==> job 6668 <==
==> flow/design.v <==
module sin_h(
    input signed [15:0] r_in,
    output signed [15:0] r_out
    );
     wire signed [15:0] a,b,c,d;
     assign a = r_in + (r_in >>> 2);
     assign b = (a >>> 4)+(r_in >>> 6);
     assign c = b+a; 
     assign d = (c >>> 5)+(r_in);
     assign r_out = d >>>1;     
endmodule
module cos_h(
    input signed [15:0] r,
    output signed [15:0] r_o
    );
    wire signed [15:0] a,b,c,d;
  assign a = r + (r >>> 2);
  assign b = r + (a >>> 2);
  assign c = b >>> 9;
  assign d = r + (r >>> 3);
  assign r_o = c+d;
endmodule
module sinh_23(
    input signed [15:0] rin,
    input S,
    output signed [15:0] rout
    );
     wire signed [15:0] a,b,c,d,e;
     assign a = (rin >>> 4)+ rin;
     assign b = rin + (rin >>> 9);
     assign c = b + (a >>> 7);
     assign d = c >>> 2;
     assign e = b >>> 3;
     assign rout = S? d:e;
endmodule
module cosh_23(
    input signed [15:0] ri,
    input sel,
    output signed [15:0] ro
    );
    wire signed [15:0] a,b,c,d;
    assign a = ri >>>7;
    assign b = (ri >>> 8)+ ri;
    assign c = b >>> 5;
    assign d = sel? c:b;
    assign ro = d + ri;
endmodule
module sinh_45(
    input signed [15:0] rin,
    input s,
    output signed [15:0] rout    
    );
    wire signed [15:0] a,b,c;
    assign a = rin >>> 4;
    assign b = rin >>> 5;
    assign c = s? a:b;
    assign rout = c;
endmodule
module cosh_45(
    input signed [15:0] rin,
    input s,
    output signed [15:0] rout    
    );
    wire signed [15:0] a,b,c;
    assign a = rin >>> 11;
    assign b = rin >>> 9;
    assign c = s? b:a;
    assign rout = rin + c;
endmodule
module stage_1(
    input signed [15:0] x_in,
    input signed [15:0] y_in,
    input signed [15:0] ang_in,
    input clk,
    input reset,
    output reg signed [15:0] x_out,
    output reg signed [15:0] y_out,
    output reg signed [15:0] ang_out
    );
    wire signed [15:0] p,q,u,v,abs_theta;
    assign abs_theta = ang_in[15] ? (~ang_in + 1'b1) : ang_in;
    reg signed [15:0] r,s,w,x,z,k; 
    sin_h S1(.r_in(y_in), .r_out(q));
    sin_h S2(.r_in(x_in), .r_out(u));
    cos_h C1(.r(x_in), .r_o(p));
    cos_h C2(.r(y_in), .r_o(v));
    always @(posedge clk, posedge reset)
    begin
    if(reset)
      begin
      x_out <= 16'b0000000000000000;
      y_out <= 16'b0000000000000000;
      ang_out <= 16'b0000000000000000;
      end
    else
    begin
      if (abs_theta <= 16'b0001000000000000)
         begin
         x_out <= x_in;
         y_out <= y_in;
         ang_out <= ang_in;
         end
      else 
         begin
         case(ang_in[15])
         1'b0: begin 
              x_out <= p+q; 
              y_out <= u+v; 
              ang_out <= ang_in - 16'b0010000000000000; 
              end
         1'b1: begin 
              x_out <= p-q; 
              y_out <= v-u; 
              ang_out <= ang_in + 16'b0010000000000000; 
              end
          endcase
         end
  end
end
endmodule
module stage_23(
    input signed [15:0] x_pr,
    input signed [15:0] y_pr,
    input signed [15:0] ang_pr,
    input clk,
    input reset,
    output reg signed [15:0] sx2_op,
    output reg signed [15:0] sy2_op,
    output reg signed [15:0] sa2_op
    );
  wire signed [15:0] abs_theta,o1,o2,o3,o4,w1,w2,w3,w4;
  assign abs_theta = ang_pr[15] ? (~ang_pr + 1'b1) : ang_pr;
  wire sel23;
  assign sel23 = (abs_theta > 16'b0000110000000000)?1'b1:1'b0;
  sinh_23 S1(.rin(x_pr),.S(sel23),.rout(o1));
  sinh_23 S2(.rin(y_pr),.S(sel23),.rout(o2));
  cosh_23 C1(.ri(x_pr),.sel(sel23),.ro(o3));
  cosh_23 C2(.ri(y_pr),.sel(sel23),.ro(o4)); 
always @(posedge clk, posedge reset)
begin
  if(reset)
      begin
      sx2_op <= 16'b0000000000000000;
      sy2_op<= 16'b0000000000000000;
      sa2_op <= 16'b0000000000000000;
      end
  else 
     begin
     if (abs_theta > 16'b0000110000000000 | abs_theta <= 16'b0000010000000000)
      begin
      sx2_op <= x_pr;
      sy2_op <= y_pr;
      sa2_op <= ang_pr;
      end
  else
      begin
         if(ang_pr[15])
          begin
          sx2_op <= o3 - o2;
          sy2_op <= o4 - o1;
          sa2_op <= sel23? (ang_pr + 16'b0001000000000000) : (ang_pr + 16'b0000100000000000);
          end
         else
          begin
          sx2_op <= o3 + o2;
          sy2_op <= o4 + o1;
          sa2_op <= sel23? (ang_pr - 16'b0001000000000000) : (ang_pr - 16'b0000100000000000);
          end
      end 
    end
end
endmodule  
module stage_45(
    input signed [15:0] sx2_op,
    input signed [15:0] sy2_op,
    input signed [15:0] sa2_op,
    input clk,
    input reset,
    output reg signed [15:0] x_nxt,
    output reg signed [15:0] y_nxt,
    output reg signed [15:0] ang_nxt
    );
    wire signed [15:0] o5,o6,o7,o8,w5,w6,w7,w8,abs_theta2;
    wire sel45;
    assign abs_theta2 = sa2_op[15] ? (~sa2_op + 1'b1) : sa2_op;
    assign sel45 = (abs_theta2 > 16'b0000001100000000)? 1'b1:1'b0;
sinh_45 S3(.rin(sx2_op),.s(sel45),.rout(o5));
sinh_45 S4(.rin(sy2_op),.s(sel45),.rout(o6));
cosh_45 C3(.rin(sx2_op),.s(sel45),.rout(o7));
cosh_45 C4(.rin(sy2_op),.s(sel45),.rout(o8));
always @(posedge clk, posedge reset)
begin
   if(reset)
      begin
      x_nxt <= 16'b0000000000000000;
      y_nxt <= 16'b0000000000000000;
      ang_nxt <= 16'b0000000000000000;
      end
   else
      begin
         if(abs_theta2 <= 16'b0000000100000000)
             begin
             x_nxt <= sx2_op;
             y_nxt <= sy2_op;
             ang_nxt <= sa2_op;
             end 
         else
             begin
             if(sa2_op[15])
                begin
                x_nxt <= o7 - o5;
                y_nxt <= o8 - o6;
                ang_nxt <= sel45? (sa2_op + 16'b0000010000000000) : (sa2_op + 16'b0000001000000000);
                end
             else
                begin
                x_nxt <= o7 + o5;
                y_nxt <= o8 + o6;
                ang_nxt <= sel45? (sa2_op - 16'b0000010000000000) : (sa2_op - 16'b0000001000000000);
                end
             end
      end
end
endmodule
module last_stage(
    input signed [15:0] x3,
    input signed [15:0] y3,
    input signed [15:0] ang3,
    input clk,
    input reset,
    output reg signed [15:0] xf,
    output reg signed [15:0] yf
    );
    wire signed [15:0] abs_theta,w1,w2,w3,w4,w5,w6;
    assign abs_theta = ang3[15] ? (~ang3 + 1'b1) : ang3;
    wire [3:0] k;
    assign k = abs_theta[15:12] + abs_theta[11];
    assign w1 = y3 >>> 9;
    assign w2 = x3 >>> 9;
    assign w3 = k*w1;
    assign w4 = k*w2;
    always @(posedge clk, posedge reset)
    begin
       if (reset)
         begin
         xf <= 16'b0000000000000000;
         yf <= 16'b0000000000000000;
         end
       else 
          begin
               if (ang3[15])
                 begin
                 xf <= x3 + w3;
                 yf <= y3 + w4;
                 end
               else 
                 begin
                 xf <= x3 - w3;
                 yf <= y3 - w4;
                 end
          end
    end
endmodule
`timescale 1ns / 100ps
module cordic_2taylor (
input clk,
input reset,
input signed [15:0] ang,
input signed [15:0] xin,
input signed [15:0] yin,
output signed [15:0] Xout,
output signed [15:0] Yout);
wire signed [15:0] x1, y1, theta1;           
wire signed [15:0] x2, y2, theta2;           
wire signed [15:0] x3, y3, theta3;           
    stage_1 S1(xin,yin,ang,clk,reset,x1,y1,theta1);
    stage_23 S2(x1,y1,theta1,clk,reset,x2,y2,theta2);
    stage_45 S3(x2,y2,theta2,clk,reset,x3,y3,theta3);
    last_stage S4(x3,y3,theta3,clk,reset,Xout,Yout);
endmodule
==> flow/run.sh <==
#!/bin/bash
# the make line also repeats each setting of config.mk as NAME=value (left out here)
make -C /OpenROAD-flow-scripts/flow DESIGN_CONFIG=/design/flow/config.mk WORK_HOME=/design/flow/orfs CLKGATE_MAP_FILE= finish
==> flow/config.mk <==
export PLATFORM = sky130hd
export DESIGN_NAME = cordic_2taylor
export DESIGN_NICKNAME = cordic_2taylor
export VERILOG_FILES = /design/flow/design.v
export SDC_FILE = /design/flow/constraint.sdc
export NUM_CORES = 4
export LEC_CHECK = 0
export CAP_MARGIN = 20
export CORE_MARGIN = 2
export CORE_UTILIZATION = 71
export PLACE_DENSITY = 0.65
export SETUP_SLACK_MARGIN = 2.41
export SLEW_MARGIN = 20
==> flow/constraint.sdc <==
create_clock -name core_clock -period 8.35 [get_ports {clk}]
set_input_delay 1.6700 -clock core_clock [delete_from_list [all_inputs] [get_ports {clk}]]
set_output_delay 1.6700 -clock core_clock [all_outputs]
set_load 0.01 [all_outputs]
==> job 3523 (differences from job 6668) <==
- CORE_UTILIZATION: 71 -> 66
- PLACE_DENSITY: 0.65 -> not set
- SETUP_SLACK_MARGIN: 2.41 -> not set
==> flow/constraint.sdc (replaced) <==
create_clock -name core_clock -period 8.24 [get_ports {clk}]
set_input_delay 1.6480 -clock core_clock [delete_from_list [all_inputs] [get_ports {clk}]]
set_output_delay 1.6480 -clock core_clock [all_outputs]
set_load 0.01 [all_outputs]
==> job 7024 (differences from job 6668) <==
- CORE_UTILIZATION: 71 -> 40
- GPL_ROUTABILITY_DRIVEN: not set -> 0
- MAX_ROUTING_LAYER: not set -> met4
- PLACE_DENSITY: 0.65 -> not set
- SETUP_SLACK_MARGIN: 2.41 -> not set
==> flow/constraint.sdc (replaced) <==
create_clock -name core_clock -period 10.0 [get_ports {clk}]
set_input_delay 2.0000 -clock core_clock [delete_from_list [all_inputs] [get_ports {clk}]]
set_output_delay 2.0000 -clock core_clock [all_outputs]
set_load 0.01 [all_outputs]
==> metrics.yaml <==
rows: 104
gr-usage-met1_pct: 27.1
cts-resized-gates: 13
overflow: 0
fp_util_pct: 40.2
dp_cells: 5583
hpwl_um: 73000
status: "no timing/DRC/antenna violations"
grt_usage_pct: 21.8
post_dp_cell_area_um2: 37100
yosys_warnings: 4
use_met2_pct: 38.0
place_ws_ns: -0.713
synthFlopType: "dfrtp_1"
coreArea_um2: 80300
globalRouteMet3Util_pct: 1.64
cp_slowest_cell: "clkdlybuf4s50_1"
die_h_um: 288
crit_top_cell: "o21ai_2"
wl_met2_um: 43700
(the above is from job 7024)
==> metrics.yaml <==
status: "complete, but fails checks"
check.faults: "negative setup slack"
dp_cells: 5219
setup_violations: 20
grt_usage_pct: 36.9
wl_met2_um: 51300
synthFlopType: "dfrtp_1"
use_met2_pct: 65.5
layout_setup_ws_ns: -1.15
cp_slowest_cell: "fa_1"
overflow: 0
die_h_um: 225
gr-usage-met1_pct: 43.3
(the above is from job 3523)
==> metrics.yaml <==
dp_cells: 5188
fp_util_pct: 71.5
place_ws_ns: -1.61
globalRouteMet3Util_pct: 45.0
post_dp_cell_area_um2: 37900
stop_stage: "5_1_grt"
rows: 78
gr-usage-met1_pct: 66.8
cts-resized-gates: 387
yosys_warnings: 4
die_h_um: 217
error_line: "[ERROR GRT-0116] Global routing finished with congestion. Check the congestion regions in the DRC Viewer."
synthFlopType: "dfrtp_1"
coreArea_um2: 45200
hpwl_um: 76500
status: "aborted with a tool error"
(the above is from job 6668)
